==> job 3495: inputs <==
==> flow/design.v <==
/*verilator lint_off EOFNEWLINE*/
/*verilator lint_off WIDTHEXPAND*/
module cordic #(
    parameter WIDTH = 16,                
    parameter ITERATIONS = 12,           
    parameter MODE = 0                   
)(
    input wire clk,
    input wire rst_n,
    input wire start,                    
    input wire [WIDTH-1:0] x_in,         
    input wire [WIDTH-1:0] y_in,         
    input wire [WIDTH-1:0] z_in,         
    output reg done,                     
    output reg [WIDTH-1:0] x_out,        
    output reg [WIDTH-1:0] y_out,        
    output reg [WIDTH-1:0] z_out         
);
    localparam IDLE = 2'd0;
    localparam SETUP = 2'd1;
    localparam ITERATE = 2'd2;
    localparam DONE = 2'd3;
    reg [1:0] state, next_state;
    reg signed [WIDTH-1:0] x, y;
    reg [WIDTH-1:0] z;
    reg signed [WIDTH-1:0] x_next, y_next;
    reg [WIDTH-1:0] z_next;
    reg [$clog2(ITERATIONS)-1:0] iteration;
    function [WIDTH-1:0] atan_table;
        input [3:0] idx;
        begin
            case (idx)
                4'd0:  atan_table = 16'd8192;    
                4'd1:  atan_table = 16'd4836;    
                4'd2:  atan_table = 16'd2555;    
                4'd3:  atan_table = 16'd1297;    
                4'd4:  atan_table = 16'd651;     
                4'd5:  atan_table = 16'd326;     
                4'd6:  atan_table = 16'd163;     
                4'd7:  atan_table = 16'd81;      
                4'd8:  atan_table = 16'd41;      
                4'd9:  atan_table = 16'd20;      
                4'd10: atan_table = 16'd10;      
                4'd11: atan_table = 16'd5;       
                default: atan_table = 16'd0;
            endcase
        end
    endfunction
    always @(posedge clk or negedge rst_n) begin
        if (!rst_n) begin
            state <= IDLE;
            x <= 0;
            y <= 0;
            z <= 0;
            iteration <= 0;
            done <= 1'b0;
            x_out <= 0;
            y_out <= 0;
            z_out <= 0;
        end else begin
            state <= next_state;
            case (state)
                IDLE: begin
                    done <= 1'b0;
                end
                SETUP: begin
                    x <= x_in;
                    y <= y_in;
                    z <= z_in;
                    iteration <= 0;
                end
                ITERATE: begin
                    x <= x_next;
                    y <= y_next;
                    z <= z_next;
                    iteration <= iteration + 1;
                end
                DONE: begin
                    done <= 1'b1;
                    x_out <= x;
                    y_out <= y;
                    z_out <= z;
                end
            endcase
        end
    end
    always @(*) begin
        next_state = state;
        case (state)
            IDLE: begin
                if (start) begin
                    next_state = SETUP;
                end
            end
            SETUP: begin
                next_state = ITERATE;
            end
            ITERATE: begin
                if (iteration == ITERATIONS - 1) begin
                    next_state = DONE;
                end
            end
            DONE: begin
                next_state = IDLE;
            end
        endcase
    end
    wire [WIDTH-1:0] shift_x = x >>> iteration;
    wire [WIDTH-1:0] shift_y = y >>> iteration;
    always @(*) begin
        x_next = x;
        y_next = y;
        z_next = z;
        if (state == ITERATE) begin
            if (MODE == 0) begin
                if (z[WIDTH-1] == 1'b0) begin   
                    x_next = x - shift_y;
                    y_next = y + shift_x;
                    z_next = z - atan_table(iteration);
                end else begin   
                    x_next = x + shift_y;
                    y_next = y - shift_x;
                    z_next = z + atan_table(iteration);
                end
            end else begin
                if (y[WIDTH-1] == 1'b0) begin   
                    x_next = x + shift_y;
                    y_next = y - shift_x;
                    z_next = z + atan_table(iteration);
                end else begin   
                    x_next = x - shift_y;
                    y_next = y + shift_x;
                    z_next = z - atan_table(iteration);
                end
            end
        end
    end
endmodule
/*verilator lint_on EOFNEWLINE*/
/*verilator lint_on WIDTHEXPAND*/ 
==> flow/run.sh <==
#!/bin/bash
# the make line also repeats each setting of config.mk as NAME=value (left out here)
make -C /OpenROAD-flow-scripts/flow DESIGN_CONFIG=/design/flow/config.mk WORK_HOME=/design/flow/orfs CLKGATE_MAP_FILE= finish
==> flow/config.mk <==
export PLATFORM = sky130hd
export DESIGN_NAME = cordic
export DESIGN_NICKNAME = cordic
export VERILOG_FILES = /design/flow/design.v
export SDC_FILE = /design/flow/constraint.sdc
export NUM_CORES = 4
export LEC_CHECK = 0
export ABC_AREA = 1
export CAP_MARGIN = 20
export CORE_MARGIN = 2
export CORE_UTILIZATION = 72
export CTS_CLUSTER_DIAMETER = 372
export CTS_CLUSTER_SIZE = 10
export SETUP_SLACK_MARGIN = 1.42
export SLEW_MARGIN = 20
export TNS_END_PERCENT = 10
==> flow/constraint.sdc <==
create_clock -name core_clock -period 5.22 [get_ports {clk}]
set_input_delay 1.0440 -clock core_clock [delete_from_list [all_inputs] [get_ports {clk}]]
set_output_delay 1.0440 -clock core_clock [all_outputs]
set_load 0.01 [all_outputs]
==> inputs of job 4646, as changes to job 3495 <==
- ABC_AREA: 1 -> default
- CTS_CLUSTER_DIAMETER: 372 -> 39
- CTS_CLUSTER_SIZE: 10 -> default
- MAX_ROUTING_LAYER: default -> met4
- PLACE_DENSITY: default -> 0.67
- SETUP_SLACK_MARGIN: 1.42 -> 2.15
- TNS_END_PERCENT: 10 -> default
==> flow/constraint.sdc (replaced) <==
create_clock -name core_clock -period 7.27 [get_ports {clk}]
set_input_delay 1.4540 -clock core_clock [delete_from_list [all_inputs] [get_ports {clk}]]
set_output_delay 1.4540 -clock core_clock [all_outputs]
set_load 0.01 [all_outputs]
==> inputs of job 5608, as changes to job 3495 <==
- CAP_MARGIN: 20 -> 40
- CORE_ASPECT_RATIO: default -> 0.7
- CTS_CLUSTER_DIAMETER: 372 -> 374
- CTS_CLUSTER_SIZE: 10 -> 93
- SETUP_SLACK_MARGIN: 1.42 -> default
- TNS_END_PERCENT: 10 -> 5
==> flow/constraint.sdc (replaced) <==
create_clock -name core_clock -period 3.78 [get_ports {clk}]
set_input_delay 0.7560 -clock core_clock [delete_from_list [all_inputs] [get_ports {clk}]]
set_output_delay 0.7560 -clock core_clock [all_outputs]
set_load 0.01 [all_outputs]
==> comparison <==
- Job 5608 ran to the end with violations: setup timing. Job 4646 completed with no timing, DRC or antenna violations. Job 3495 produced a clean layout.
- The lowest non-clock buffer count belongs to job 4646, the highest to job 5608.
- The lowest cell area belongs to job 3495, the highest to job 5608.
- In flip-flop count, job 5608 and job 3495 do not differ.
- In job 5608 the setup slack is lower than in job 4646, by 2500 ps.
- Of job 4646 and job 5608, job 5608 has the higher synthesized cell count (gap about 27%, measured against job 5608).
- Global-route usage: job 4646 < job 3495 < job 5608.
- Against job 4646, the count of clock-buffer cells in the layout of job 3495 is lower by 2.
- The highest clock skew belongs to job 3495, the lowest to job 5608.
